==> flow/design.v <==
module copyEngine  #(
    parameter DATA_WIDTH       = 64,
    parameter ADDR_WIDTH       = 32,
    parameter LEN              = 16,
    parameter FULL_WORD_SIZE   = DATA_WIDTH / 8
) (
    input                             rstn,
    input                             clk,
    input                             src_dw_sel_i, 
    input                             dst_dw_sel_i, 
    input                             copy_i,
    input                             set_i,
    input        [7:0]                setVal_i,
    input                             flush_i,
    input        [LEN-1:0]            len_i,
    input        [ADDR_WIDTH-1:0]     src_i,
    input        [ADDR_WIDTH-1:0]     dst_i,
    output logic                      done_o,
    output logic                      mem_re_r,
    output logic [ADDR_WIDTH-1:0]     mem_rad_r,
    input                             mem_rreq_rdy,
    input        [DATA_WIDTH-1:0]     mem_rdat,
    input                             mem_rdat_rdy,
    output logic [FULL_WORD_SIZE-1:0] mem_bwe_r,
    output logic [ADDR_WIDTH-1:0]     mem_wad_r,
    output logic [DATA_WIDTH-1:0]     mem_wdat_r,
    input                             mem_wreq_rdy,
    output logic                      flush_r,
    output logic [ADDR_WIDTH-1:0]     cmd_adr_r,
    input                             cmd_rdy
);
    localparam int WORD_SIZE = FULL_WORD_SIZE / 2;
    localparam int RD_FIFO_DW = 32;
    localparam int RD_FIFO_AW = 4;
    localparam int BYTE_SHIFT = $clog2(FULL_WORD_SIZE);
    localparam int LOG_BYTE_SHIFT = $clog2(BYTE_SHIFT);
    localparam int ALIGN_BUF_SIZE = 2*RD_FIFO_DW;
    localparam int ALIGN_BUF_SIZE_BYTES = ALIGN_BUF_SIZE / 8;
    localparam int LOG_ALIGN_BUF_SIZE = $clog2(ALIGN_BUF_SIZE);
    localparam int LOG_ALIGN_BUF_SIZE_BYTES = $clog2(ALIGN_BUF_SIZE_BYTES);
    localparam int FULL_WRITE_MASK = {FULL_WORD_SIZE {1'b1}};
    localparam int WRITE_MASK = {WORD_SIZE {1'b1}};
    localparam int WRITE_FIRST=0;
    localparam int WRITE_MIDDLE=1;
    localparam int WRITE_LAST=2;
    localparam int WRITE_SKIP=3;  
    logic [BYTE_SHIFT-1:0]              srcShift, srcShift_r;
    logic [BYTE_SHIFT-1:0]              dstShift, dstShift_r;
    logic [BYTE_SHIFT:0]                readNum;
    logic [BYTE_SHIFT:0]                writeNum;
    logic [LOG_ALIGN_BUF_SIZE_BYTES:0]  readNum_s1;
    logic                               cmdBusy, cmdBusy_r;
    logic                               flush;
    logic [ADDR_WIDTH-1:0]              cmd_adr;
    logic                               rdBusy, rdBusy_r, wrBusy, wrBusy_r;
    logic [LEN-1:0]                     rdCnt, rdCnt_r, wrCnt, wrCnt_r;
    logic [ADDR_WIDTH-1:0]              srcPtr, srcPtr_r, dstPtr, dstPtr_r;
    logic [ALIGN_BUF_SIZE-1:0]          alignBuf_r, alignBuf;
    logic                               memset_run, memset_run_r;
    logic [7:0]                         memset_val, memset_val_r;
    logic                               rstall, wstall;
    logic                               firstRead_req, firstRead_req_r, firstRead_vld, firstRead_vld_r;
    logic                               firstWrite, firstWrite_r;
    logic [1:0]                         writeCase;
    logic [LOG_ALIGN_BUF_SIZE_BYTES:0]  bufNum, bufNum_r;
    logic [FULL_WORD_SIZE-1:0]          mem_bwe, bwe;
    logic [ADDR_WIDTH-1:0]              mem_wad;
    logic [DATA_WIDTH-1:0]              mem_wdat;
    logic                               mem_re;
    logic [ADDR_WIDTH-1:0]              mem_rad;
    logic                               rdfifo_reserve;
    logic                               rdfifo_we;
    logic                               rdfifo_re;
    logic [RD_FIFO_DW-1:0]              rdfifo_wdat;
    logic [RD_FIFO_DW-1:0]              rdfifo_rdat;
    logic                               rdfifo_rrdy;
    logic                               rdfifo_wrdy;
    logic                               almost_full;
    logic                               src_dw_sel, src_dw_sel_r; 
    logic                               dst_dw_sel, dst_dw_sel_r; 
    logic [LOG_BYTE_SHIFT:0]            src_word_size, src_word_size_r;
    logic [LOG_BYTE_SHIFT:0]            dst_word_size, dst_word_size_r;
    assign rdfifo_wdat =  src_dw_sel_r ? {mem_rdat[55:48], mem_rdat[39:32], mem_rdat[23:16], mem_rdat[7:0]} : mem_rdat[31:0];
    reserve_fifo #(
        .DW     (RD_FIFO_DW),
        .AW     (RD_FIFO_AW)
    ) rdfifo (
        .rstn            (rstn),
        .clk             (clk),
        .rd_en           (rdfifo_re),
        .reserve_en      (rdfifo_reserve),
        .dout            (rdfifo_rdat),
        .wr_en           (rdfifo_we),
        .din             (rdfifo_wdat),
        .wrdy            (rdfifo_wrdy),
        .rrdy            (rdfifo_rrdy)
    );
    always @(posedge clk or negedge rstn) begin
        if (~rstn) begin
            alignBuf_r <= 0;
            mem_re_r <= 0;
            mem_rad_r <= 0;
            mem_bwe_r <= 0;
            mem_wad_r <= 0;
            mem_wdat_r <= 0;
            {memset_run_r, memset_val_r, rdCnt_r, wrCnt_r, rdBusy_r, wrBusy_r, alignBuf_r, bufNum_r, srcShift_r, dstShift_r,
            firstWrite_r, firstRead_req_r, firstRead_vld_r, srcPtr_r, dstPtr_r, src_dw_sel_r,
            dst_dw_sel_r} <= 0;
            flush_r <= 0;
            cmd_adr_r <= 0;
            cmdBusy_r <= 0;
        end
        else begin
            alignBuf_r <= alignBuf;
            mem_re_r <= mem_re;
            mem_rad_r <= mem_rad;
            mem_bwe_r <= mem_bwe;
            mem_wad_r <= mem_wad;
            mem_wdat_r <= mem_wdat;
            {memset_run_r, memset_val_r, rdCnt_r, wrCnt_r, rdBusy_r, wrBusy_r, alignBuf_r, bufNum_r, srcShift_r, dstShift_r,  firstWrite_r, firstRead_req_r, firstRead_vld_r, srcPtr_r, dstPtr_r, src_dw_sel_r, dst_dw_sel_r} <=
                {memset_run, memset_val, rdCnt, wrCnt, rdBusy, wrBusy, alignBuf, bufNum, srcShift, dstShift, firstWrite, firstRead_req, firstRead_vld, srcPtr, dstPtr, src_dw_sel, dst_dw_sel};
            flush_r <= flush;
            cmd_adr_r <= cmd_adr;
            cmdBusy_r <= cmdBusy;
        end
    end
    always @(*) begin
        {memset_run, memset_val, rdCnt, wrCnt, rdBusy, wrBusy, alignBuf, bufNum, srcShift, dstShift, firstWrite, firstRead_req, firstRead_vld, srcPtr, dstPtr, src_dw_sel, dst_dw_sel}=
            {memset_run_r, memset_val_r, rdCnt_r, wrCnt_r, rdBusy_r, wrBusy_r, alignBuf_r, bufNum_r, srcShift_r, dstShift_r, firstWrite_r, firstRead_req_r, firstRead_vld_r, srcPtr_r, dstPtr_r, src_dw_sel_r, dst_dw_sel_r} ;
        {writeNum, rdfifo_re, bwe} = 0;
        writeCase = WRITE_SKIP;  
        cmdBusy = cmdBusy_r;
        cmd_adr = cmd_adr_r;
        flush = flush_r;
        if (~rdBusy_r && ~wrBusy_r && ~cmdBusy_r && (mem_bwe_r==0) && (copy_i || set_i || flush_i)) begin  
            srcShift = src_dw_sel_i ? (src_i & 7) : (src_i & 3);
            dstShift = dst_dw_sel_i ? (dst_i & 7) : (dst_i & 3);
            srcPtr = src_i;
            dstPtr = dst_i;
            rdCnt = len_i;
            wrCnt = len_i;
            firstRead_req = 1;
            firstRead_vld = 1;
            firstWrite = 1;
            rdBusy = copy_i;
            wrBusy = (copy_i || set_i);
            memset_run = set_i & ~copy_i;
            memset_val = setVal_i;
            src_dw_sel = src_dw_sel_i;
            dst_dw_sel = dst_dw_sel_i;
            cmdBusy = flush_i;
            cmd_adr = dst_i;
            flush = flush_i;
        end
        if (flush_r && cmd_rdy) begin
            cmdBusy = 0;
            cmd_adr = 0;
            flush = 0;
        end
            if(firstWrite_r==1) begin  
                if (dst_dw_sel_r) begin 
                    writeNum = (((FULL_WORD_SIZE-dstShift_r) / 2) > wrCnt_r) ? (wrCnt_r*2) : (FULL_WORD_SIZE-dstShift_r); 
                    writeCase = ((wrCnt_r <= WORD_SIZE) && ((writeNum/2)==wrCnt_r)) ? WRITE_LAST : WRITE_FIRST;
                end
                else begin
                    writeNum = ((WORD_SIZE-dstShift_r) > wrCnt_r) ? wrCnt_r : (WORD_SIZE-dstShift_r); 
                    writeCase = ((wrCnt_r <= WORD_SIZE) && (writeNum==wrCnt_r)) ? WRITE_LAST : WRITE_FIRST;
                end
                for (int b=0; b<FULL_WORD_SIZE; b++) begin
                    if (b < writeNum) bwe[dstShift_r + b] = 1;
                end
            end
            else if((wrCnt_r<=WORD_SIZE) && wrBusy_r) begin  
                bwe = shift_right_mask(WORD_SIZE-wrCnt_r, dst_dw_sel_r);          
                writeNum = dst_dw_sel_r ? (wrCnt_r*2) : wrCnt_r;
                writeCase = WRITE_LAST;
            end
            else begin
                bwe = dst_dw_sel_r ? {FULL_WORD_SIZE {1'b1}} : {WORD_SIZE {1'b1}};
                writeNum = dst_dw_sel_r ? FULL_WORD_SIZE : WORD_SIZE;
                writeCase = WRITE_MIDDLE;
            end
        rstall = (mem_rreq_rdy && rdBusy_r && rdfifo_wrdy) ? 0 : 1;
        wstall = (mem_wreq_rdy && wrBusy_r && (((bufNum_r>=writeNum && ~dst_dw_sel_r)) || (bufNum_r>=(writeNum/2) && dst_dw_sel_r))) ? 0 : 1;
        readNum = (firstRead_req_r && src_dw_sel_r) ? (FULL_WORD_SIZE - srcShift_r)/2 :
                  (firstRead_req_r && ~src_dw_sel_r) ? (WORD_SIZE - srcShift_r) :
                                                        WORD_SIZE;          
        mem_re = mem_re_r;
        mem_rad = mem_rad_r;
        if (~rstall) begin
            firstRead_req = 0;
            rdCnt = (rdCnt_r >= readNum) ? (rdCnt_r - readNum) : 0;
            rdBusy = (rdCnt==0) ? 0 : 1;
            srcPtr = srcPtr_r + (src_dw_sel_r ? readNum*2 : readNum);
            mem_re = 1;
            mem_rad = src_dw_sel_r ? (srcPtr_r >> BYTE_SHIFT) : (srcPtr_r >> (BYTE_SHIFT-1));
        end
        else if (mem_rreq_rdy) begin
            mem_re = 0;
        end
        rdfifo_reserve = mem_rreq_rdy & mem_re_r;
        rdfifo_we = mem_rdat_rdy; 
            if(~wstall) begin
                if (writeCase==WRITE_LAST) begin
                    bufNum = 0;
                    alignBuf = 0;
                end
                else if (dst_dw_sel) begin
                    bufNum -= (writeNum / 2);                  
                    alignBuf >>= (writeNum*4);          
                end
                else begin
                    bufNum -= writeNum;                  
                    alignBuf >>= (writeNum*8);          
                end
            end
            else begin
                bwe=0; writeCase=WRITE_SKIP; writeNum=0;  
            end
        readNum_s1 = (firstRead_vld_r && src_dw_sel_r) ? (FULL_WORD_SIZE - srcShift_r)/2 :
                    (firstRead_vld_r && ~src_dw_sel_r) ? (WORD_SIZE - srcShift_r) :
                                                         WORD_SIZE;          
        if(rdfifo_rrdy && ((bufNum+readNum_s1)<ALIGN_BUF_SIZE_BYTES) && ~memset_run_r) begin
            rdfifo_re = 1;
            firstRead_vld = 0;
            if(firstRead_vld_r && src_dw_sel_r) begin
                alignBuf |= (rdfifo_rdat >> (srcShift_r*4));
            end
            else if (firstRead_vld_r) begin
                alignBuf |= (rdfifo_rdat >> (srcShift_r*8));
            end
            else begin  
                alignBuf |= (rdfifo_rdat << (bufNum*8));      
            end
            bufNum += readNum_s1;  
        end
        else if ((bufNum<ALIGN_BUF_SIZE_BYTES) && memset_run_r && (writeCase!=WRITE_LAST)) begin
            alignBuf = {ALIGN_BUF_SIZE_BYTES {memset_val_r}};
            bufNum += (((ALIGN_BUF_SIZE_BYTES - bufNum) > wrCnt_r) ? wrCnt_r : (ALIGN_BUF_SIZE_BYTES - bufNum));
        end
        mem_bwe = mem_bwe_r;
        mem_wad = mem_wad_r;
        mem_wdat = mem_wdat_r;
        if (~wstall) begin
            firstWrite = 0;
            if (dst_dw_sel_r) begin
                dstPtr = dstPtr_r + writeNum;
                dstShift = (dstPtr & 7);
                mem_bwe = bwe;
                mem_wad = dstPtr_r >> BYTE_SHIFT;
                wrCnt = wrCnt_r - writeNum/2;
                if (firstWrite_r) begin
                    mem_wdat = shift_left(alignBuf_r[31:0], dstShift_r, dst_dw_sel_r); 
                end
                else begin
                    mem_wdat = {8'b0, alignBuf_r[31:24], 8'b0, alignBuf_r[23:16], 8'b0, alignBuf_r[15:8], 8'b0, alignBuf_r[7:0]};
                end
            end
            else begin
                dstPtr = dstPtr_r + writeNum;
                dstShift = (dstPtr & 3);
                mem_bwe = bwe;
                mem_wad = dstPtr_r >> (BYTE_SHIFT - 1);
                wrCnt = wrCnt_r - writeNum;
                if (firstWrite_r) begin
                    mem_wdat = shift_left(alignBuf_r[31:0], dstShift_r, dst_dw_sel_r); 
                end
                else begin
                    mem_wdat = alignBuf_r[31:0];
                end
            end
            if(writeCase==WRITE_LAST) begin
                wrBusy = 0;
                memset_run = 0;
            end
        end
        else if (mem_wreq_rdy) begin
            mem_bwe = 0;
        end
        done_o = ~rdBusy_r && ~wrBusy_r && (mem_bwe_r==0) && ~cmdBusy_r;
    end
function [DATA_WIDTH-1:0] shift_left;
    input [31:0]           dat;
    input [BYTE_SHIFT-1:0] shift;
    input                  dw_sel;
    if (dw_sel) begin
        shift_left = 0;
        for (int i=0; i<FULL_WORD_SIZE; i++) begin
            if ((i&1)==0) begin
                shift_left[(i + shift)*8 +: 8] = dat[i*8/2 +: 8];
            end
        end
    end
    else begin
        shift_left = (dat << (8*shift)) & ({{32{1'b0}}, {32{1'b1}}});
    end
endfunction
function [FULL_WORD_SIZE-1:0] shift_right_mask;
    input [BYTE_SHIFT-1:0] shift;
    input                  dw_sel;
    shift_right_mask = dw_sel ? (FULL_WRITE_MASK>>(shift*2)) : (WRITE_MASK>>shift);
endfunction
endmodule
module reserve_fifo#(
    parameter DW = 32,
    parameter AW = 1
)(
    input                   rstn,
    input                   clk,
    input                   reserve_en,
    input                   wr_en,
    input        [DW-1:0]   din,
    input                   rd_en,
    output logic [DW-1:0]   dout,
    output logic            wrdy,
    output logic            rrdy
);
    localparam DEPTH = (1 << AW);
    reg [DW-1:0]   mem[DEPTH];
    logic [AW-1:0] wptr, wptr_r;
    logic [AW-1:0] rptr, rptr_r;
    logic [AW:0]   num, num_r, reserveNum, reserveNum_r;
    logic          we;
    logic vrdy;
    always @(posedge clk or negedge rstn) begin
        if (~rstn) begin
            wptr_r <= 0;
            rptr_r <= 0;
            num_r <= 0;
            reserveNum_r<=0;
        end
        else begin
            wptr_r <= wptr;
            rptr_r <= rptr;
            num_r <= num;
            reserveNum_r<=reserveNum;
        end
    end
    always @(*) begin
        wrdy = (reserveNum_r < (DEPTH-1));
        rrdy = (num_r!=0);
        wptr = wptr_r;
        rptr = rptr_r;
        reserveNum = (reserveNum_r + reserve_en - rd_en);
        num        = num_r        + wr_en      - rd_en;
        we = 0;
        if (wr_en) begin
            wptr = wptr_r + 1;
            we = 1;
        end
        if (rd_en) begin
            rptr = rptr_r + 1;
        end
    end
    always @(posedge clk) begin
        if (we) begin
            mem[wptr_r] <= din;
        end
    end
    assign dout = mem[rptr_r];
endmodule
==> flow/run.sh <==
#!/bin/bash
# the make line also repeats each setting of config.mk as NAME=value (left out here)
make -C /OpenROAD-flow-scripts/flow DESIGN_CONFIG=/design/flow/config.mk WORK_HOME=/design/flow/orfs CLKGATE_MAP_FILE= finish
==> flow/config.mk <==
export PLATFORM = sky130hd
export DESIGN_NAME = copyEngine
export DESIGN_NICKNAME = copyEngine
export VERILOG_FILES = /design/flow/design.v
export SDC_FILE = /design/flow/constraint.sdc
export NUM_CORES = 4
export LEC_CHECK = 0
export ABC_AREA = 1
export CAP_MARGIN = 20
export CORE_ASPECT_RATIO = 1.42
export CORE_MARGIN = 2
export CORE_UTILIZATION = 72
export CTS_CLUSTER_DIAMETER = 168
export CTS_CLUSTER_SIZE = 10
export PLACE_DENSITY_LB_ADDON = 0.06
export SLEW_MARGIN = 20
==> flow/constraint.sdc <==
create_clock -name core_clock -period 3.77 [get_ports {clk}]
set_input_delay 0.7540 -clock core_clock [delete_from_list [all_inputs] [get_ports {clk}]]
set_output_delay 0.7540 -clock core_clock [all_outputs]
set_load 0.01 [all_outputs]
==> qor.yml, run 1 <==
haltStage: "5_1_grt"
clock_sinks: 880
edf_count: 512
top_logic_kind: "simple AND/OR/NAND/NOR gates"
async_flop_share_pct: 41.8
synth-main-ff-cell: "edfxtp_1"
yosys-stat-cells: 5607
grt_use_total_pct: 77.0
aoi_share_pct: 17.6
cts_root_buf: "clkbuf_16"
gp_congestion: 1.04
syn_area_per_cell_um2: 8.66
cts_max_level: 3
common_cells: "nand2_1, nor2_1, o21ai_0, edfxtp_1, nand3_1"
synth_area_um2: 48500
core_area_um2: 66900
fp.dieW_um: 222
chip_area_um2: 69500
yosys_warnings: 2
status: "did not finish"
numSynthFlops: 880
dp_hpwl_um: 117000
postCtsHoldBufs: 0
numCtsBuffers: 97
synth_top_cell_by_count: "nand2_1"
simple_gate_area_share_pct: 19.3
ys_sh_adder_pct: 2.68
error: "[ERROR GRT-0116] Global routing finished with congestion. Check the congestion regions in the DRC Viewer."
grt_overflow: 106
die_y_um: 313
synth_cells: 5607
num_rows: 113
synthTopCellsByArea: "edfxtp_1, dfrtp_1, nand2_1, o21ai_0, nor2_1"
synth_cell_types: 63
mux_area_share_pct: 2.14
portBuffers: 313
yosys_area_um2: 48500
cts_buffer_depth: 3
fp_util_pct: 72.6
ys_seq_share_pct: 50.7
yosysTopAreaCellShare_pct: 31.7
io_pins: 334
synthXorXnorAreaFrac_pct: 1.23
largest_area_cell: "edfxtp_1"
==> per-layer routing <==
layer  overflow  GRT usage (%)
met1          2           77.4
met5          1           24.5
met3          4           61.0
met4         46           77.2
met2         53           94.2
==> what timing repair did <==
item                                   in CTS
gates cloned                                5
setup buffers                              62
endpoints found under the hold margin       0
setup endpoints to repair                 258
pin swaps                                  75
resized                                   223
==> metrics by stage <==
| step | cells | util [%] | hold slack (ns) | setup slack [ns] | instance area (µm²) |
|---|---|---|---|---|---|
| after global placement | 6962 | 84.2 | 0.465 | -2.95 | 56300 |
| after floorplan | 5611 | - | 0.449 | -2.89 | 49000 |
| after CTS | 7165 | 90.4 | 0.127 | -2.85 | 60500 |
| after detailed placement | 6962 | 84.2 | 0.475 | -3.23 | 56300 |
==> run 2, diff against run 1 <==
Settings changed: ABC_AREA 1 to not set, CORE_ASPECT_RATIO 1.42 to not set, CORE_UTILIZATION 72 to 28, CTS_CLUSTER_DIAMETER 168 to not set, CTS_CLUSTER_SIZE 10 to not set, PLACE_DENSITY_LB_ADDON 0.06 to not set.
Clock period 3.77 ns to 14.6 ns, I/O delays scaled along.
==> qor.yml, run 2 <==
critPathLaunch: "dstPtr_r[1]"
critPathKind: "reg -> reg"
final.setup_skew_ns: 0.0735
clock_latency_ns: 0.75
aoi_share_pct: 15.8  # was 17.6%
finalSetupViolCount: 0
dp.cells: 6363  # was 6962
p_total_mw: 13.2
worstHoldEndpoint: "mem_wdat_r[38]"
numCtsBuffers: 94  # was 97
synth_cell_types: 111  # was 63
crit_slowest_cell: "dfrtp_1"
grt_use_total_pct: 17.5
swShare_pct: 44.3
die_y_um: 413  # was 313 µm
clock_sinks: 880  # unchanged
power.share.sequential_pct: 31.1
mux_area_share_pct: 13.3  # was 2.14%
critPathMaxFanout: 32
wl_per_cell_um: 23.4
yosys_area_um2: 46800  # was 48500 µm²
max_cap_violations: 0
gp_congestion: 0.937  # was 1.04
fp_util_pct: 28.1  # was 72.6%
ys_seq_share_pct: 52.6  # was 50.7%
hold_viol: 0
clk-power_mw: 2.43
max_stage_delay_ns: 0.88
cp_common_cell: "ha_1"
cts_buffer_depth: 3  # unchanged
tns_ns: 0
top_logic_kind: "AND-OR/OR-AND gates"  # was simple AND/OR/NAND/NOR gates
finalMaxSlewViolations: 0
warnings: 61
edf_count: 512  # unchanged
yosys-stat-cells: 4080  # was 5607
critPathBufInv: 6
synthTopCellsByArea: "edfxtp_1, dfrtp_1, mux4_2, nand2_1, mux2i_1"  # was edfxtp_1, dfrtp_1, nand2_1, o21ai_0, nor2_1
rsz0062_at_grt: "no"
cts_resized: 0  # was 223
cts_root_buf: "clkbuf_16"  # unchanged
cp_top_family: "AND-OR/OR-AND gates"
cp_num_cells: 42
cp-end-kind: "flip-flop"
post_cts_buffers: 0  # was 62
setup.worst_path.end: "bufNum_r[2]"
postCtsHoldBufs: 0  # unchanged
status: "complete, no violations"  # was did not finish
initialDrtViolationCount: 4449
numSynthFlops: 880  # unchanged
p_clk_share_pct: 18.4
simple_gate_area_share_pct: 11.2  # was 19.3%
power.density_nw_per_um2: 240
cp.required_ns: 15.17
synth_area_um2: 46800  # was 48500 µm²
synth_top_cell_by_count: "edfxtp_1"  # was nand2_1
grt_pass1_wl_um: 228000
synth-main-ff-cell: "edfxtp_1"  # unchanged
io_pins: 334  # unchanged
grt_start_max_net_pins: 150
core_area_um2: 166000  # was 66900 µm²
synthToLayoutAreaGrowth_pct: 18.0
timing.slew.headroom_pct: 15.8
ys_sh_adder_pct: 2.82  # was 2.68%
fmax_ghz: 0.0870
cts_tree: "done"
r2r_slack_ns: 3.11
drtPass1Iterations: 11
nets: 4516
common_cells: "edfxtp_1, nand2_1, dfrtp_1, nor2_1, o21ai_0"  # was nand2_1, nor2_1, o21ai_0, edfxtp_1, nand3_1
cts_max_level: 3  # unchanged
worst_r2r_endpoint: "bufNum_r[2]"
yosys_warnings: 2  # unchanged
grt_overflow: 0
arrival_ns: 12.06
clk_pin_slew_ns: 0.07
ir_drop_uv: 173
r2r_start: "dstPtr_r[1]"
dp_hpwl_um: 103000  # was 117000 µm
portBuffers: 313  # unchanged
fin_crit_ns: 11.49
vias: 35800
placed_area_um2: 52000  # was 56300 µm²
p_leak_nw: 20.5
min_from: "mem_wdat_r[38]"
routed_wl_um: 153000
pg_seq_mw: 4.11
hold_class: "reg -> reg"
yosysTopAreaCellShare_pct: 32.9  # was 31.7%
internal-power_mw: 7.38
p_sw_mw: 5.86
worst_pin_slew_ns: 1.25
antenna_found_initial: 12
top_power_group: "combinational logic"
largest_area_cell: "edfxtp_1"  # unchanged
drc_errors: 0
num_rows: 150  # was 113
fp.dieW_um: 413  # was 222 µm
synthXorXnorAreaFrac_pct: 0.824  # was 1.23%
period_used_pct: 78.7
p_comb_share_pct: 50.6
ant_nets: 0
comb_cell_power_mw: 6.69
min_path_cells: 2
pre_cts_slack_ns: 3.33  # was -3.23 ns
reg2reg_depth: 42
chip_area_um2: 170000  # was 69500 µm²
via_per_inst: 5.47
fin_cells: 6540
syn_area_per_cell_um2: 11.5  # was 8.66 µm²
start_kind: "flip-flop"
fin_area_um2: 55200
fin_ws_ns: 3.11
synth_cells: 4080  # was 5607
grt_pass1_vias: 34200
async_flop_share_pct: 41.8  # unchanged
run 2: area by class of cell:
| cell class | count | area [µm²] |
|---|---|---|
| multi-input cells | 2807 | 20700 |
| repair buffers | 387 | 3710 |
| flip-flops and latches | 880 | 24600 |
| fillers | 16600 | 111000 |
| diodes | 3 | 7.51 |
| inverters | 85 | 322 |
| clock inverters | 45 | 558 |
| well taps | 2204 | 2760 |
| clock buffers | 129 | 2580 |
run 2: per-stage QoR:
stage | utilization, % | hold WS [ns]
after floorplan | - | 0.456
after global placement | 31.3 | 0.455
after detailed placement | 31.3 | 0.454
after CTS | 33.1 | 0.467
after global routing | 33.2 | 0.498
final | 33.2 | 0.462
run 2: routing by layer:
layer / routed length [µm] / global-route usage, % / up-vias
li1: - / - / 15900
met1: 67500 / 24.9 / 18000
met2: 69400 / 27.0 / 1596
met3: 12400 / 3.21 / 270
met4: 3870 / 4.80 / 12
met5: 89 / 0 / -
==> run 3, diff against run 2 <==
Settings changed: ABC_AREA set to 0, CAP_MARGIN 20 to 30, CELL_PAD_IN_SITES_DETAIL_PLACEMENT set to 1, CELL_PAD_IN_SITES_GLOBAL_PLACEMENT set to 1, CORE_ASPECT_RATIO set to 0.99, CORE_MARGIN 2 to 9, CORE_UTILIZATION 28 to 27, CTS_CLUSTER_DIAMETER set to 36, CTS_CLUSTER_SIZE set to 52, MAX_ROUTING_LAYER set to met5, MIN_ROUTING_LAYER set to met1.
Clock period 14.6 ns to 11.5 ns, I/O delays scaled along.
==> qor.yml, run 3 <==
die_y_um: 432  # was 413 µm
power.density_nw_per_um2: 326  # was 240 nW/µm²
top_power_group: "combinational logic"  # unchanged
crit_slowest_cell: "buf_4"  # was dfrtp_1
hold_viol: 0  # unchanged
fin_cells: 6781  # was 6540
syn_area_per_cell_um2: 11.5  # unchanged
p_clk_share_pct: 26.5  # was 18.4%
clk_pin_slew_ns: 0.05  # was 0.07 ns
synth_area_um2: 46800  # unchanged
max_stage_delay_ns: 0.55  # was 0.88 ns
finalSetupViolCount: 0  # unchanged
period_used_pct: 89.4  # was 78.7%
worst_pin_slew_ns: 1.29  # was 1.25 ns
dp.cells: 6466  # was 6363
cp_top_family: "AND-OR/OR-AND gates"  # unchanged
cts_root_buf: "clkbuf_16"  # unchanged
cts_max_level: 4  # was 3
tns_ns: 0  # unchanged
vias: 36400  # was 35800
yosys_warnings: 2  # unchanged
synthTopCellsByArea: "edfxtp_1, dfrtp_1, mux4_2, nand2_1, mux2i_1"  # unchanged
yosysTopAreaCellShare_pct: 32.9  # unchanged
ys_seq_share_pct: 52.6  # unchanged
critPathKind: "reg -> reg"  # unchanged
numCtsBuffers: 162  # was 94
pg_seq_mw: 5.25  # was 4.11 mW
dp_hpwl_um: 113000  # was 103000 µm
synthToLayoutAreaGrowth_pct: 24.5  # was 18.0%
synth_cells: 4080  # unchanged
yosys_area_um2: 46800  # unchanged
cts_resized: 0  # unchanged
ant_nets: 0  # unchanged
r2r_start: "dstPtr_r[0]"  # was dstPtr_r[1]
warnings: 61  # unchanged
critPathLaunch: "dstPtr_r[0]"  # was dstPtr_r[1]
clock_sinks: 880  # unchanged
grt_pass1_vias: 38300  # was 34200
p_sw_mw: 8.03  # was 5.86 mW
internal-power_mw: 11.0  # was 7.38 mW
fin_crit_ns: 10.28  # was 11.49 ns
synth_top_cell_by_count: "edfxtp_1"  # unchanged
top_logic_kind: "AND-OR/OR-AND gates"  # unchanged
rsz0062_at_grt: "no"  # unchanged
swShare_pct: 42.3  # was 44.3%
hold_class: "reg -> reg"  # unchanged
final.setup_skew_ns: 0.0746  # was 0.0735 ns
setup.worst_path.end: "bufNum_r[2]"  # unchanged
nets: 4602  # was 4516
reg2reg_depth: 43  # was 42
worst_r2r_endpoint: "bufNum_r[2]"  # unchanged
yosys-stat-cells: 4080  # unchanged
cp.required_ns: 12.15  # was 15.17 ns
clock_latency_ns: 0.80  # was 0.75 ns
synth_cell_types: 111  # unchanged
min_path_cells: 2  # unchanged
largest_area_cell: "edfxtp_1"  # unchanged
ir_drop_uv: 176  # was 173 µV
gp_congestion: 0.870  # was 0.937
fp_util_pct: 27.3  # was 28.1%
fmax_ghz: 0.0973  # was 0.0870 GHz
critPathBufInv: 8  # was 6
pre_cts_slack_ns: 1.29  # was 3.33 ns
cts_buffer_depth: 3  # unchanged
status: "complete, no violations"  # unchanged
routed_wl_um: 169000  # was 153000 µm
utilization_pct: 34.0  # was 33.2%
aoi_share_pct: 15.8  # unchanged
r2r_slack_ns: 1.22  # was 3.11 ns
drc_errors: 0  # unchanged
postCtsHoldBufs: 0  # unchanged
mux_area_share_pct: 13.3  # unchanged
p_leak_nw: 21.9  # was 20.5 nW
via_per_inst: 5.37  # was 5.47
numSynthFlops: 880  # unchanged
finalMaxSlewViolations: 0  # unchanged
comb_cell_power_mw: 8.72  # was 6.69 mW
initialDrtViolationCount: 3175  # was 4449
io_pins: 334  # unchanged
edf_count: 512  # unchanged
max_cap_violations: 0  # unchanged
grt_start_max_net_pins: 208  # was 150
worstHoldEndpoint: "mem_wad_r[29]"  # was mem_wdat_r[38]
min_from: "mem_wad_r[29]"  # was mem_wdat_r[38]
cp-end-kind: "flip-flop"  # unchanged
post_cts_buffers: 0  # unchanged
simple_gate_area_share_pct: 11.2  # unchanged
synth-main-ff-cell: "edfxtp_1"  # unchanged
critPathMaxFanout: 42  # was 32
cp_common_cell: "ha_1"  # unchanged
wl_per_cell_um: 24.9  # was 23.4 µm
power.share.sequential_pct: 27.6  # was 31.1%
timing.slew.headroom_pct: 14.2  # was 15.8%
num_rows: 151  # was 150
chip_area_um2: 189000  # was 170000 µm²
cp_num_cells: 43  # was 42
arrival_ns: 10.93  # was 12.06 ns
common_cells: "edfxtp_1, nand2_1, dfrtp_1, nor2_1, o21ai_0"  # unchanged
clk-power_mw: 5.03  # was 2.43 mW
fp.dieW_um: 436  # was 413 µm
start_kind: "flip-flop"  # unchanged
antenna_found_initial: 8  # was 12
fin_ws_ns: 1.22  # was 3.11 ns
portBuffers: 313  # unchanged
grt_overflow: 0  # unchanged
p_comb_share_pct: 45.9  # was 50.6%
cts_tree: "done"  # unchanged
grt_use_total_pct: 17.2  # was 17.5%
synthXorXnorAreaFrac_pct: 0.824  # unchanged
grt_pass1_wl_um: 253000  # was 228000 µm
async_flop_share_pct: 41.8  # unchanged
ys_sh_adder_pct: 2.82  # unchanged
drtPass1Iterations: 9  # was 11
core_area_um2: 172000  # was 166000 µm²
==> run 3: per-stage QoR <==
step                      instance area (µm²)  hold slack, ns  power, mW
after global routing                    58200           0.497       20.1
after global placement                  52200           0.454       13.7
after CTS                               58100           0.475       19.0
final                                   58200           0.465       19.0
after floorplan                         46800           0.456       10.7
after detailed placement                52300           0.465       13.9
==> run 3: cell type report <==
type / instances / area (µm²)
Clock inverter: 98 / 1390
Clock buffer: 205 / 4440
Antenna cell: 6 / 15.0
Timing Repair Buffer: 405 / 3940
Sequential cell: 880 / 24600
Inverter: 85 / 322
Fill cell: 18800 / 113000
Tap cell: 2295 / 2870
Multi-Input combinational cell: 2807 / 20700
==> run 3: routing by layer <==
metal | wire length [µm] | global-route usage (%)
met1 | 74800 | 23.2
met3 | 9100 | 2.97
met4 | 4580 | 5.64
met5 | 33 | 0
met2 | 80100 | 28.1
==> run 4, diff against run 3 <==
Settings changed: CAP_MARGIN 30 to 20, CELL_PAD_IN_SITES_DETAIL_PLACEMENT 1 to not set, CELL_PAD_IN_SITES_GLOBAL_PLACEMENT 1 to not set, CORE_ASPECT_RATIO 0.99 to 1.08, CORE_MARGIN 9 to 2, CORE_UTILIZATION 27 to 58, CTS_CLUSTER_DIAMETER 36 to 326, CTS_CLUSTER_SIZE 52 to 15, MIN_ROUTING_LAYER met1 to not set, SETUP_SLACK_MARGIN set to 0.92, SLEW_MARGIN 20 to 15, TNS_END_PERCENT set to 70.
Clock period 11.5 ns to 5.61 ns, I/O delays scaled along.
==> qor.yml, run 4 <==
synth_area_um2: 46800  # unchanged
check-failures: "negative setup slack"
gp_congestion: 0.980  # was 0.870
arrival_ns: 7.95  # was 10.93 ns
grt_overflow: 0  # unchanged
ys_sh_adder_pct: 2.82  # unchanged
p_comb_share_pct: 60.6  # was 45.9%
finalSetupViolCount: 135  # was 0
critPathBufInv: 5  # was 8
fp.dieW_um: 277  # was 436 µm
top_logic_kind: "AND-OR/OR-AND gates"  # unchanged
worst_r2r_endpoint: "bufNum_r[2]"  # unchanged
clk_pin_slew_ns: 0.10  # was 0.05 ns
cp_num_cells: 41  # was 43
grt_pass1_vias: 38200  # was 38300
cts_max_level: 3  # was 4
fin_crit_ns: 7.42  # was 10.28 ns
swShare_pct: 44.0  # was 42.3%
portBuffers: 313  # unchanged
top_power_group: "combinational logic"  # unchanged
vias: 39600  # was 36400
synthTopCellsByArea: "edfxtp_1, dfrtp_1, mux4_2, nand2_1, mux2i_1"  # unchanged
reg2reg_depth: 41  # was 43
grt_pass1_wl_um: 240000  # was 253000 µm
power.density_nw_per_um2: 655  # was 326 nW/µm²
num_rows: 108  # was 151
rsz0062_at_grt: "yes"  # was no
hold_viol: 0  # unchanged
pg_seq_mw: 10.8  # was 5.25 mW
p_sw_mw: 17.3  # was 8.03 mW
grt_use_total_pct: 38.2  # was 17.2%
core_area_um2: 80100  # was 172000 µm²
internal-power_mw: 22.1  # was 11.0 mW
simple_gate_area_share_pct: 11.2  # unchanged
worstHoldEndpoint: "mem_wdat_r[29]"  # was mem_wad_r[29]
ys_seq_share_pct: 52.6  # unchanged
yosys_area_um2: 46800  # unchanged
fin_ws_ns: -1.81  # was 1.22 ns
period_used_pct: 132  # was 89.4%
numCtsBuffers: 68  # was 162
cp.required_ns: 6.14  # was 12.15 ns
grt_start_max_net_pins: 144  # was 208
cp_common_cell: "ha_4"  # was ha_1
r2r_start: "dstPtr_r[0]"  # unchanged
power.share.sequential_pct: 27.5  # was 27.6%
top_layer_used: "met4"  # was met5
synth_cells: 4080  # unchanged
yosys_warnings: 2  # unchanged
routed_wl_um: 165000  # was 169000 µm
finalMaxSlewViolations: 0  # unchanged
die_y_um: 299  # was 432 µm
min_path_cells: 2  # unchanged
drtPass1Iterations: 12  # was 9
crit_slowest_cell: "dfrtp_1"  # was buf_4
numSynthFlops: 880  # unchanged
hold_class: "reg -> reg"  # unchanged
cts_root_buf: "clkbuf_16"  # unchanged
nets: 5039  # was 4602
critPathKind: "reg -> reg"  # unchanged
max_stage_delay_ns: 0.41  # was 0.55 ns
status: "complete, but fails checks"  # was complete, no violations
worst_pin_slew_ns: 1.16  # was 1.29 ns
tns_ns: -98.50  # was 0 ns
synth_cell_types: 111  # unchanged
final.setup_skew_ns: 0.0577  # was 0.0746 ns
wl_met3_um: 14000  # was 9100 µm
largest_area_cell: "edfxtp_1"  # unchanged
initialDrtViolationCount: 5370  # was 3175
synthXorXnorAreaFrac_pct: 0.824  # unchanged
setup.worst_path.end: "bufNum_r[2]"  # unchanged
start_kind: "flip-flop"  # unchanged
pre_cts_slack_ns: -1.76  # was 1.29 ns
common_cells: "edfxtp_1, nand2_1, dfrtp_1, nor2_1, o21ai_0"  # unchanged
r2r_slack_ns: -1.81  # was 1.22 ns
clock_latency_ns: 0.68  # was 0.80 ns
dr_wl_met2_um: 81100  # was 80100 µm
via_per_inst: 6.75  # was 5.37
clock_sinks: 880  # unchanged
max_cap_violations: 0  # unchanged
cts_tree: "done"  # unchanged
cts_buffer_depth: 3  # unchanged
syn_area_per_cell_um2: 11.5  # unchanged
io_pins: 334  # unchanged
synth-main-ff-cell: "edfxtp_1"  # unchanged
warnings: 63  # was 61
p_clk_share_pct: 11.9  # was 26.5%
ant_nets: 0  # unchanged
critPathLaunch: "dstPtr_r[0]"  # unchanged
async_flop_share_pct: 41.8  # unchanged
timing.slew.headroom_pct: 23.0  # was 14.2%
dp_hpwl_um: 107000  # was 113000 µm
critPathMaxFanout: 4  # was 42
synthToLayoutAreaGrowth_pct: 28.5  # was 24.5%
yosys-stat-cells: 4080  # unchanged
edf_count: 512  # unchanged
p_leak_nw: 23.2  # was 21.9 nW
fmax_ghz: 0.135  # was 0.0973 GHz
wl_per_cell_um: 28.2  # was 24.9 µm
ir_drop_uv: 370  # was 176 µV
antenna_found_initial: 4  # was 8
clk-power_mw: 4.68  # was 5.03 mW
chip_area_um2: 82900  # was 189000 µm²
drc_errors: 0  # unchanged
mux_area_share_pct: 13.3  # unchanged
min_from: "mem_wdat_r[29]"  # was mem_wad_r[29]
aoi_share_pct: 15.8  # unchanged
wl_met1_um: 60900  # was 74800 µm
fp_util_pct: 58.4  # was 27.3%
comb_cell_power_mw: 23.9  # was 8.72 mW
cp_top_family: "AND-OR/OR-AND gates"  # unchanged
cp-end-kind: "flip-flop"  # unchanged
yosysTopAreaCellShare_pct: 32.9  # unchanged
synth_top_cell_by_count: "edfxtp_1"  # unchanged
-- run 4: per-layer routing --
| layer | vias to the layer above | global-route usage [%] |
|---|---|---|
| met5 | - | 0 |
| met4 | 0 | 18.5 |
| met3 | 597 | 6.69 |
| met1 | 19700 | 48.6 |
| li1 | 17000 | - |
| met2 | 2351 | 64.0 |
-- run 4: repair_timing --
item	4_1_cts	5_1_grt
gates resized	251	371
hold buffers	0	0
buffers inserted	43	77
gates cloned	10	6
pin swaps	93	190
setup endpoints to repair	226	242
-- run 4: area by class of cell --
| type | instances | area [µm²] |
|---|---|---|
| Sequential cell | 880 | 24600 |
| Multi-Input combinational cell | 2809 | 23000 |
| Fill cell | 5364 | 20000 |
| Timing Repair Buffer | 934 | 8850 |
| Clock buffer | 97 | 1810 |
| Tap cell | 1045 | 1310 |
| Inverter | 85 | 358 |
| Clock inverter | 8 | 164 |
| Antenna cell | 5 | 12.5 |
-- run 4: per-stage QoR --
step	instance area (µm²)	instances	util [%]	hold WS, ns	total power [mW]
6_report	60100	5863	75.0	0.473	39.4
3_5_place_dp	54100	5617	67.5	0.463	30.6
4_1_cts	57700	5775	72.1	0.472	36.6
5_1_grt	60100	5862	75.0	0.508	41.1
3_3_place_gp	54100	5616	67.5	0.454	30.3
2_1_floorplan	47100	4084	-	0.456	22.2
==> run 5, diff against run 4 <==
Settings changed: CAP_MARGIN 20 to 0, CORE_ASPECT_RATIO 1.08 to 0.5, CORE_UTILIZATION 58 to 72, CTS_CLUSTER_DIAMETER 326 to 324, CTS_CLUSTER_SIZE 15 to 96, MAX_ROUTING_LAYER met5 to not set, PLACE_DENSITY set to 0.36, SETUP_SLACK_MARGIN 0.92 to 1.66, SLEW_MARGIN 15 to 20, TNS_END_PERCENT 70 to 5.
Clock period 5.61 ns to 5.7 ns, I/O delays scaled along.
==> qor.yml, run 5 <==
pre_cts_slack_ns: -1.93  # was -1.76 ns
error: "[ERROR GRT-0228] Horizontal edge usage exceeds the maximum allowed. (24, 16) usage=65535 limit=3200"
fp.dieW_um: 364  # was 277 µm
mux_area_share_pct: 13.3  # unchanged
gp_congestion: 1.08  # was 0.980
async_flop_share_pct: 41.8  # unchanged
clock_sinks: 880  # unchanged
cts_max_level: 1  # was 3
synth_cell_types: 111  # unchanged
portBuffers: 313  # unchanged
status: "did not finish"  # was complete, but fails checks
cts_buffer_depth: 3  # unchanged
io_pins: 334  # unchanged
synth_top_cell_by_count: "edfxtp_1"  # unchanged
core_area_um2: 63600  # was 80100 µm²
synth_area_um2: 46800  # unchanged
numSynthFlops: 880  # unchanged
ys_seq_share_pct: 52.6  # unchanged
cts_root_buf: "clkbuf_16"  # unchanged
fp_util_pct: 73.6  # was 58.4%
numCtsBuffers: 13  # was 68
die_y_um: 184  # was 299 µm
simple_gate_area_share_pct: 11.2  # unchanged
largest_area_cell: "edfxtp_1"  # unchanged
synth-main-ff-cell: "edfxtp_1"  # unchanged
synthTopCellsByArea: "edfxtp_1, dfrtp_1, mux4_2, nand2_1, mux2i_1"  # unchanged
yosys-stat-cells: 4080  # unchanged
yosysTopAreaCellShare_pct: 32.9  # unchanged
yosys_warnings: 2  # unchanged
synthXorXnorAreaFrac_pct: 0.824  # unchanged
num_rows: 65  # was 108
common_cells: "edfxtp_1, nand2_1, dfrtp_1, nor2_1, o21ai_0"  # unchanged
yosys_area_um2: 46800  # unchanged
top_logic_kind: "AND-OR/OR-AND gates"  # unchanged
dp_hpwl_um: 121000  # was 107000 µm
aoi_share_pct: 15.8  # unchanged
chip_area_um2: 67100  # was 82900 µm²
synth_cells: 4080  # unchanged
syn_area_per_cell_um2: 11.5  # unchanged
edf_count: 512  # unchanged
haltStage: "5_1_grt"
ys_sh_adder_pct: 2.82  # unchanged
dp.cells: 5469  # was 5617
## run 5: per-stage QoR
stage               cell area [µm²]  setup TNS (ns)
global placement              54000         -127.15
CTS                           54900         -115.09
floorplan                     47000         -122.68
detailed placement            54000         -181.43
## run 5: what timing repair did
action | 4_1_cts
hold buffers | 0
buffers inserted | 12
hold endpoints to repair | 0
setup endpoints to repair | 262
gates resized | 118
pin swaps | 29
==> run 6, diff against run 5 <==
Settings changed: ABC_AREA 0 to not set, CAP_MARGIN 0 to 20, CORE_ASPECT_RATIO 0.5 to not set, CORE_UTILIZATION 72 to 40, CTS_CLUSTER_DIAMETER 324 to not set, CTS_CLUSTER_SIZE 96 to not set, PLACE_DENSITY 0.36 to not set, SETUP_SLACK_MARGIN 1.66 to not set, TNS_END_PERCENT 5 to not set.
Clock period 5.7 ns to 10.0 ns, I/O delays scaled along.
==> qor.yml, run 6 <==
status: "complete, no violations"  # was did not finish
arrival_ns: 9.88
gp_congestion: 0.950  # was 1.08
wl_per_cell_um: 25.2
antenna_found_initial: 2
postCtsHoldBufs: 0  # unchanged
async_flop_share_pct: 41.8  # unchanged
nets: 4525
synthToLayoutAreaGrowth_pct: 16.4
synth_cell_types: 111  # unchanged
synthXorXnorAreaFrac_pct: 0.824  # unchanged
setup.worst_path.end: "bufNum_r[2]"
synth-main-ff-cell: "edfxtp_1"  # unchanged
cts_max_level: 3  # was 1
mux_area_share_pct: 13.3  # unchanged
largest_area_cell: "edfxtp_1"  # unchanged
hold_slack_ns: 0.477
reg2reg_depth: 44
top_power_group: "combinational logic"
common_cells: "edfxtp_1, nand2_1, dfrtp_1, nor2_1, o21ai_0"  # unchanged
max_stage_delay_ns: 0.41
drc_errors: 0
min_from: "mem_wdat_r[39]"
r2r_slack_ns: 0.69
synth_area_um2: 46800  # unchanged
finalMaxSlewViolations: 0
fmax_ghz: 0.107
hold_class: "reg -> reg"
grt_pass1_wl_um: 223000
p_clk_share_pct: 18.6
io_pins: 334  # unchanged
worst_pin_slew_ns: 1.10
grt_use_met1_pct: 33.4
met3_usage_pct: 3.70
synth_top_cell_by_count: "edfxtp_1"  # unchanged
ir_drop_uv: 205
numCtsBuffers: 97  # was 13
critPathBufInv: 8
cp_top_family: "AND-OR/OR-AND gates"
num_rows: 125  # was 65
met2_usage_pct: 38.9
clk_pin_slew_ns: 0.07
initialDrtViolationCount: 4259
fin_crit_ns: 9.31
hold_viol: 0
cp_num_cells: 44
ys_sh_adder_pct: 2.82  # unchanged
tns_ns: 0
p_sw_mw: 8.54
cts_buffer_depth: 3  # unchanged
clk-power_mw: 3.61
yosys_warnings: 2  # unchanged
grt_start_max_net_pins: 101
p_leak_nw: 20.5
worst_r2r_endpoint: "bufNum_r[2]"
crit_slowest_cell: "fa_1"
nFillCells: 10600
internal-power_mw: 10.9
period_used_pct: 93.1
routed_wl_um: 148000
swShare_pct: 44.0
synth_cells: 4080  # unchanged
syn_area_per_cell_um2: 11.5  # unchanged
power.density_nw_per_um2: 356
timing.slew.headroom_pct: 26.3
worstHoldEndpoint: "mem_wdat_r[39]"
power.share.sequential_pct: 31.0
drtPass1Iterations: 9
simple_gate_area_share_pct: 11.2  # unchanged
cp.required_ns: 10.58
cts_root_buf: "clkbuf_16"  # unchanged
grt_busiest_layer: "met2"
chip_area_um2: 120000  # was 67100 µm²
p_comb_share_pct: 50.4
max_cap_violations: 0
seqCellArea_um2: 24600
fp.dieW_um: 346  # was 364 µm
utilization_pct: 46.9
warnings: 57
comb_cell_power_mw: 9.78
vias: 35600
grt_pass1_vias: 34600
die_y_um: 346  # was 184 µm
grt_overflow: 0
top_logic_kind: "AND-OR/OR-AND gates"  # unchanged
cp_common_cell: "ha_1"
r2r_start: "dstPtr_r[0]"
critPathLaunch: "dstPtr_r[0]"
edf_count: 512  # unchanged
p_total_mw: 19.4
final.setup_skew_ns: 0.0706
yosysTopAreaCellShare_pct: 32.9  # unchanged
finalSetupViolCount: 0
pg_seq_mw: 6.01
numSynthFlops: 880  # unchanged
min_path_cells: 2
clock_latency_ns: 0.72
cts_tree: "done"
critPathKind: "reg -> reg"
area.combinational_um2: 20700
rsz0062_at_grt: "no"
dp_hpwl_um: 97200  # was 121000 µm
cp-end-kind: "flip-flop"
clock_sinks: 880  # unchanged
yosys-stat-cells: 4080  # unchanged
grt_use_total_pct: 24.1
start_kind: "flip-flop"
ant_nets: 0
ys_seq_share_pct: 52.6  # unchanged
synthTopCellsByArea: "edfxtp_1, dfrtp_1, mux4_2, nand2_1, mux2i_1"  # unchanged
critPathMaxFanout: 18
fp_util_pct: 40.3  # was 73.6%
via_per_inst: 6.07
aoi_share_pct: 15.8  # unchanged
portBuffers: 313  # unchanged
yosys_area_um2: 46800  # unchanged
core_area_um2: 116000  # was 63600 µm²
run 6: stage by stage:
stage          cell area (µm²)  std cells  setup WS, ns
2_1_floorplan            46800       4084         0.377
3_3_place_gp             51200       5687         0.572
3_5_place_dp             51200       5687         0.461
4_1_cts                  54400       5867         0.348
5_1_grt                  54400       5870        0.0945
6_report                 54400       5870         0.694
run 6: routing by layer:
layer,vias up,wire (µm)
li1,16000,-
met1,17800,63600
met2,1573,69300
met3,299,10600
met4,2,4440
met5,-,13
run 6: cell type report:
type                    instances  share of cell area [%]
repair buffers                393                    6.90
diodes                          1                 0.00460
multi-input cells            2807                    38.0
well taps                    1524                    3.50
flip-flops and latches        880                    45.2
clock buffers                 114                    4.69
inverters                      85                   0.591
clock inverters                66                    1.15
run 6: what timing repair did:
action                                  in CTS  in global routing
buffers inserted                             0                  2
resized                                      0                  3
endpoints found under the setup margin       0                  4
==> run 7, diff against run 6 <==
Settings changed: ABC_AREA set to 1, CELL_PAD_IN_SITES_GLOBAL_PLACEMENT set to 1, CORE_MARGIN 2 to 9, CTS_CLUSTER_DIAMETER set to 36, CTS_CLUSTER_SIZE set to 52, MAX_ROUTING_LAYER set to met4, MIN_ROUTING_LAYER set to met1.
Clock period 10.0 ns to 11.5 ns, I/O delays scaled along.
==> qor.yml, run 7 <==
aoi_share_pct: 17.6  # was 15.8%
grt_start_max_net_pins: 99  # was 101
ant_nets: 0  # unchanged
postCtsHoldBufs: 0  # unchanged
numSynthFlops: 880  # unchanged
cp.required_ns: 12.20  # was 10.58 ns
nets: 6073  # was 4525
grt_pass1_vias: 40800  # was 34600
simple_gate_area_share_pct: 19.3  # was 11.2%
post_cts_buffers: 0  # unchanged
synth_cell_types: 63  # was 111
largest_area_cell: "edfxtp_1"  # unchanged
vias: 42100  # was 35600
chip_area_um2: 134000  # was 120000 µm²
worst_r2r_endpoint: "rdfifo.num_r[4]"  # was bufNum_r[2]
reg2reg_depth: 37  # was 44
wl_per_cell_um: 23.0  # was 25.2 µm
initialDrtViolationCount: 3780  # was 4259
drc_errors: 0  # unchanged
finalMaxSlewViolations: 0  # unchanged
critPathBufInv: 11  # was 8
r2r_start: "dstShift_r[2]"  # was dstPtr_r[0]
yosys_area_um2: 48500  # was 46800 µm²
io_pins: 334  # unchanged
worstHoldEndpoint: "mem_wdat_r[25]"  # was mem_wdat_r[39]
clock_sinks: 880  # unchanged
start_kind: "flip-flop"  # unchanged
cts_resized: 0  # unchanged
max_cap_violations: 0  # unchanged
internal-power_mw: 9.90  # was 10.9 mW
fin_cells: 7568  # was 5870
cts_tree: "done"  # unchanged
portBuffers: 313  # unchanged
dp.cells: 7249  # was 5687
cp_num_cells: 37  # was 44
antenna_found_initial: 5  # was 2
dp_hpwl_um: 115000  # was 97200 µm
yosys-stat-cells: 5607  # was 4080
die_y_um: 366  # was 346 µm
cp_common_cell: "inv_1"  # was ha_1
power.density_nw_per_um2: 302  # was 356 nW/µm²
seqCellArea_um2: 24600  # about the same
async_flop_share_pct: 41.8  # unchanged
clk_pin_slew_ns: 0.04  # was 0.07 ns
clk-power_mw: 5.06  # was 3.61 mW
ys_sh_adder_pct: 2.68  # was 2.82%
num_rows: 127  # was 125
cp_top_family: "adder cells"  # was AND-OR/OR-AND gates
cts_root_buf: "clkbuf_16"  # unchanged
mux_area_share_pct: 2.14  # was 13.3%
min_from: "mem_wdat_r[25]"  # was mem_wdat_r[39]
finalSetupViolCount: 0  # unchanged
syn_area_per_cell_um2: 8.66  # was 11.5 µm²
core_area_um2: 120000  # was 116000 µm²
warnings: 57  # unchanged
min_path_cells: 2  # unchanged
p_leak_nw: 23.7  # was 20.5 nW
pg_seq_mw: 4.69  # was 6.01 mW
critPathLaunch: "dstShift_r[2]"  # was dstPtr_r[0]
area.combinational_um2: 21000  # was 20700 µm²
grt_overflow: 0  # unchanged
period_used_pct: 87.6  # was 93.1%
utilization_pct: 49.0  # was 46.9%
crit_slowest_cell: "dfrtp_1"  # was fa_1
p_clk_share_pct: 28.5  # was 18.6%
yosys_warnings: 2  # unchanged
swShare_pct: 44.2  # was 44.0%
drtPass1Iterations: 8  # was 9
arrival_ns: 10.77  # was 9.88 ns
synth_cells: 5607  # was 4080
comb_cell_power_mw: 8.01  # was 9.78 mW
ir_drop_uv: 170  # was 205 µV
cp-end-kind: "flip-flop"  # unchanged
synth_top_cell_by_count: "nand2_1"  # was edfxtp_1
fmax_ghz: 0.0993  # was 0.107 GHz
yosysTopAreaCellShare_pct: 31.7  # was 32.9%
synth-main-ff-cell: "edfxtp_1"  # unchanged
timing.slew.headroom_pct: 29.7  # was 26.3%
power.share.sequential_pct: 26.4  # was 31.0%
top_power_group: "combinational logic"  # unchanged
hold_class: "reg -> reg"  # unchanged
cts_max_level: 4  # was 3
r2r_slack_ns: 1.43  # was 0.69 ns
fin_crit_ns: 10.07  # was 9.31 ns
clock_latency_ns: 0.78  # was 0.72 ns
grt_pass1_wl_um: 264000  # was 223000 µm
critPathMaxFanout: 56  # was 18
tns_ns: 0  # unchanged
setup.worst_path.end: "rdfifo.num_r[4]"  # was bufNum_r[2]
final.setup_skew_ns: 0.0432  # was 0.0706 ns
fp_util_pct: 40.4  # was 40.3%
status: "complete, no violations"  # unchanged
via_per_inst: 5.56  # was 6.07
fp.dieW_um: 366  # was 346 µm
routed_wl_um: 174000  # was 148000 µm
common_cells: "nand2_1, nor2_1, o21ai_0, edfxtp_1, nand3_1"  # was edfxtp_1, nand2_1, dfrtp_1, nor2_1, o21ai_0
edf_count: 512  # unchanged
nFillCells: 11700  # was 10600
gp_congestion: 0.903  # was 0.950
grt_use_total_pct: 25.8  # was 24.1%
p_sw_mw: 7.86  # was 8.54 mW
numCtsBuffers: 173  # was 97
ys_seq_share_pct: 50.7  # was 52.6%
synthToLayoutAreaGrowth_pct: 21.3  # was 16.4%
p_comb_share_pct: 45.1  # was 50.4%
critPathKind: "reg -> reg"  # unchanged
top_logic_kind: "simple AND/OR/NAND/NOR gates"  # was AND-OR/OR-AND gates
synthTopCellsByArea: "edfxtp_1, dfrtp_1, nand2_1, o21ai_0, nor2_1"  # was edfxtp_1, dfrtp_1, mux4_2, nand2_1, mux2i_1
max_stage_delay_ns: 0.87  # was 0.41 ns
p_total_mw: 17.8  # was 19.4 mW
rsz0062_at_grt: "no"  # unchanged
cts_buffer_depth: 3  # unchanged
synthXorXnorAreaFrac_pct: 1.23  # was 0.824%
synth_area_um2: 48500  # was 46800 µm²
hold_viol: 0  # unchanged
worst_pin_slew_ns: 1.05  # was 1.10 ns
run 7: per-stage QoR:
stage	cell area (µm²)	hold WS [ns]	setup slack, ns
finish	58900	0.475	1.43
global placement	52900	0.466	1.51
floorplan	48600	0.449	3.81
detailed placement	52900	0.473	1.42
CTS	58800	0.484	1.41
global route	58900	0.501	0.488
run 7: cell type report:
class,instances,area share (%)
multi-input cells,3958,35.7
well taps,1612,3.43
flip-flops and latches,880,41.8
inverters,405,2.60
repair buffers,394,6.36
diodes,4,0.0170
clock inverters,103,2.19
clock buffers,212,7.88
run 7: routing by layer:
layer | routed length, µm | part of all wire, % | vias to the layer above | track usage (%)
met4 | 3560 | 2.0 | 0 | 6.55
met1 | 79000 | 45 | 20400 | 34.2
met2 | 82600 | 47 | 1255 | 41.6
met3 | 8760 | 5.0 | 233 | 3.94
met5 | 0 | 0 | - | -
li1 | - | - | 20200 | -
==> run 8, diff against run 7 <==
Settings changed: ABC_AREA 1 to not set, CELL_PAD_IN_SITES_GLOBAL_PLACEMENT 1 to 2, CORE_MARGIN 9 to 2, CORE_UTILIZATION 40 to 25, CTS_CLUSTER_DIAMETER 36 to not set, CTS_CLUSTER_SIZE 52 to 80, GPL_ROUTABILITY_DRIVEN set to 1, MAX_ROUTING_LAYER met4 to not set, MIN_ROUTING_LAYER met1 to met2, PLACE_DENSITY_LB_ADDON set to 0.28, SLEW_MARGIN 20 to 15.
Clock period 11.5 ns to 10.1 ns, I/O delays scaled along.
==> qor.yml, run 8 <==
num_rows: 158  # was 127
postCtsHoldBufs: 0  # unchanged
r2r_slack_ns: 0.80  # was 1.43 ns
chip_area_um2: 191000  # was 134000 µm²
die_y_um: 437  # was 366 µm
worst_r2r_endpoint: "bufNum_r[2]"  # was rdfifo.num_r[4]
nets: 4554  # was 6073
r2r_start: "dstPtr_r[1]"  # was dstShift_r[2]
p_sw_mw: 9.58  # was 7.86 mW
fin_crit_ns: 9.30  # was 10.07 ns
final.setup_skew_ns: 0.0864  # was 0.0432 ns
synthToLayoutAreaGrowth_pct: 19.9  # was 21.3%
finalSetupViolCount: 0  # unchanged
fp.dieW_um: 437  # was 366 µm
grt_start_max_net_pins: 191  # was 99
common_cells: "edfxtp_1, nand2_1, dfrtp_1, nor2_1, o21ai_0"  # was nand2_1, nor2_1, o21ai_0, edfxtp_1, nand3_1
critPathLaunch: "dstPtr_r[1]"  # was dstShift_r[2]
warnings: 64  # was 57
ir_drop_uv: 210  # was 170 µV
max_stage_delay_ns: 0.54  # was 0.87 ns
cp_num_cells: 43  # was 37
comb_cell_power_mw: 10.7  # was 8.01 mW
hold_slack_ns: 0.466  # was 0.475 ns
reg2reg_depth: 43  # was 37
ys_seq_share_pct: 52.6  # was 50.7%
top_power_group: "combinational logic"  # unchanged
fp_util_pct: 25.2  # was 40.4%
antenna_found_initial: 1  # was 5
power.share.sequential_pct: 29.2  # was 26.4%
clock_latency_ns: 0.80  # was 0.78 ns
yosysTopAreaCellShare_pct: 32.9  # was 31.7%
swShare_pct: 46.7  # was 44.2%
numCtsBuffers: 102  # was 173
power.density_nw_per_um2: 366  # was 302 nW/µm²
cts_tree: "done"  # unchanged
timing.slew.headroom_pct: 18.1  # was 29.7%
grt_pass1_vias: 54700  # was 40800
p_leak_nw: 20.8  # was 23.7 nW
max_cap_violations: 0  # unchanged
vias: 48400  # was 42100
p_comb_share_pct: 52.0  # was 45.1%
fmax_ghz: 0.108  # was 0.0993 GHz
aoi_share_pct: 15.8  # was 17.6%
synth_area_um2: 46800  # was 48500 µm²
ys_sh_adder_pct: 2.82  # was 2.68%
finalMaxSlewViolations: 0  # unchanged
p_total_mw: 20.5  # was 17.8 mW
numSynthFlops: 880  # unchanged
async_flop_share_pct: 41.8  # unchanged
synthTopCellsByArea: "edfxtp_1, dfrtp_1, mux4_2, nand2_1, mux2i_1"  # was edfxtp_1, dfrtp_1, nand2_1, o21ai_0, nor2_1
dp.cells: 6663  # was 7249
worstHoldEndpoint: "mem_wdat_r[32]"  # was mem_wdat_r[25]
setup.worst_path.end: "bufNum_r[2]"  # was rdfifo.num_r[4]
critPathKind: "reg -> reg"  # unchanged
mux_area_share_pct: 13.3  # was 2.14%
crit_slowest_cell: "or4b_1"  # was dfrtp_1
fin_cells: 6870  # was 7568
grt_overflow: 0  # unchanged
period_used_pct: 92.1  # was 87.6%
clk_pin_slew_ns: 0.07  # was 0.04 ns
pre_cts_slack_ns: 0.505  # was 1.42 ns
cp_top_family: "AND-OR/OR-AND gates"  # was adder cells
grt_pass1_wl_um: 262000  # was 264000 µm
wl_per_cell_um: 26.4  # was 23.0 µm
hold_class: "reg -> reg"  # unchanged
yosys_area_um2: 46800  # was 48500 µm²
pg_seq_mw: 6.00  # was 4.69 mW
ant_nets: 0  # unchanged
synth_top_cell_by_count: "edfxtp_1"  # was nand2_1
drtPass1Iterations: 13  # was 8
fin_ws_ns: 0.798  # was 1.43 ns
syn_area_per_cell_um2: 11.5  # was 8.66 µm²
status: "complete, no violations"  # unchanged
dp_hpwl_um: 116000  # was 115000 µm
p_clk_share_pct: 18.7  # was 28.5%
min_from: "mem_wdat_r[32]"  # was mem_wdat_r[25]
synth_cells: 4080  # was 5607
routed_wl_um: 181000  # was 174000 µm
top_logic_kind: "AND-OR/OR-AND gates"  # was simple AND/OR/NAND/NOR gates
cts_buffer_depth: 3  # unchanged
via_per_inst: 7.05  # was 5.56
synth-main-ff-cell: "edfxtp_1"  # unchanged
utilization_pct: 30.2  # was 49.0%
start_kind: "flip-flop"  # unchanged
yosys_warnings: 2  # unchanged
internal-power_mw: 10.9  # was 9.90 mW
synthXorXnorAreaFrac_pct: 0.824  # was 1.23%
cp-end-kind: "flip-flop"  # unchanged
synth_cell_types: 111  # was 63
largest_area_cell: "edfxtp_1"  # unchanged
cp.required_ns: 10.69  # was 12.20 ns
portBuffers: 313  # unchanged
cp_common_cell: "ha_1"  # was inv_1
hold_viol: 0  # unchanged
critPathBufInv: 8  # was 11
core_area_um2: 186000  # was 120000 µm²
clk-power_mw: 3.84  # was 5.06 mW
arrival_ns: 9.89  # was 10.77 ns
grt_use_total_pct: 27.6  # was 25.8%
initialDrtViolationCount: 7863  # was 3780
min_path_cells: 2  # unchanged
worst_pin_slew_ns: 1.23  # was 1.05 ns
clock_sinks: 880  # unchanged
drc_errors: 0  # unchanged
simple_gate_area_share_pct: 11.2  # was 19.3%
gp_congestion: 0.952  # was 0.903
cts_root_buf: "clkbuf_16"  # unchanged
cts_max_level: 3  # was 4
critPathMaxFanout: 13  # was 56
io_pins: 334  # unchanged
edf_count: 512  # unchanged
yosys-stat-cells: 4080  # was 5607
run 8: cell type report:
class	count	area [µm²]
Fill cell	19000	130000
Clock buffer	131	2730
Multi-Input combinational cell	2807	20700
Sequential cell	880	24600
Antenna cell	16	40.0
Clock inverter	54	668
Tap cell	2480	3100
Timing Repair Buffer	417	3960
Inverter	85	322
run 8: stage by stage:
stage	setup TNS [ns]	instance area, µm²
finish	0	56100
CTS	0	56000
global route	-0.00666	56100
global placement	0	52600
detailed placement	0	52600
floorplan	0	46800
run 8: repair_timing:
item | in CTS | in global routing
buffers inserted | 0 | 4
gates resized | 0 | 2
setup endpoints to repair | 0 | 3
run 8: metal layers:
layer  vias to the layer above  track usage, %  share of wire, %
li1                      15900               -                 -
met1                     16600               -                 0
met2                     14600            32.9                50
met3                      1238            37.0                42
met4                        56            4.54               6.9
met5                         -            9.93               1.1
Power figures rest on the tool's default switching activity, not on a simulated workload.
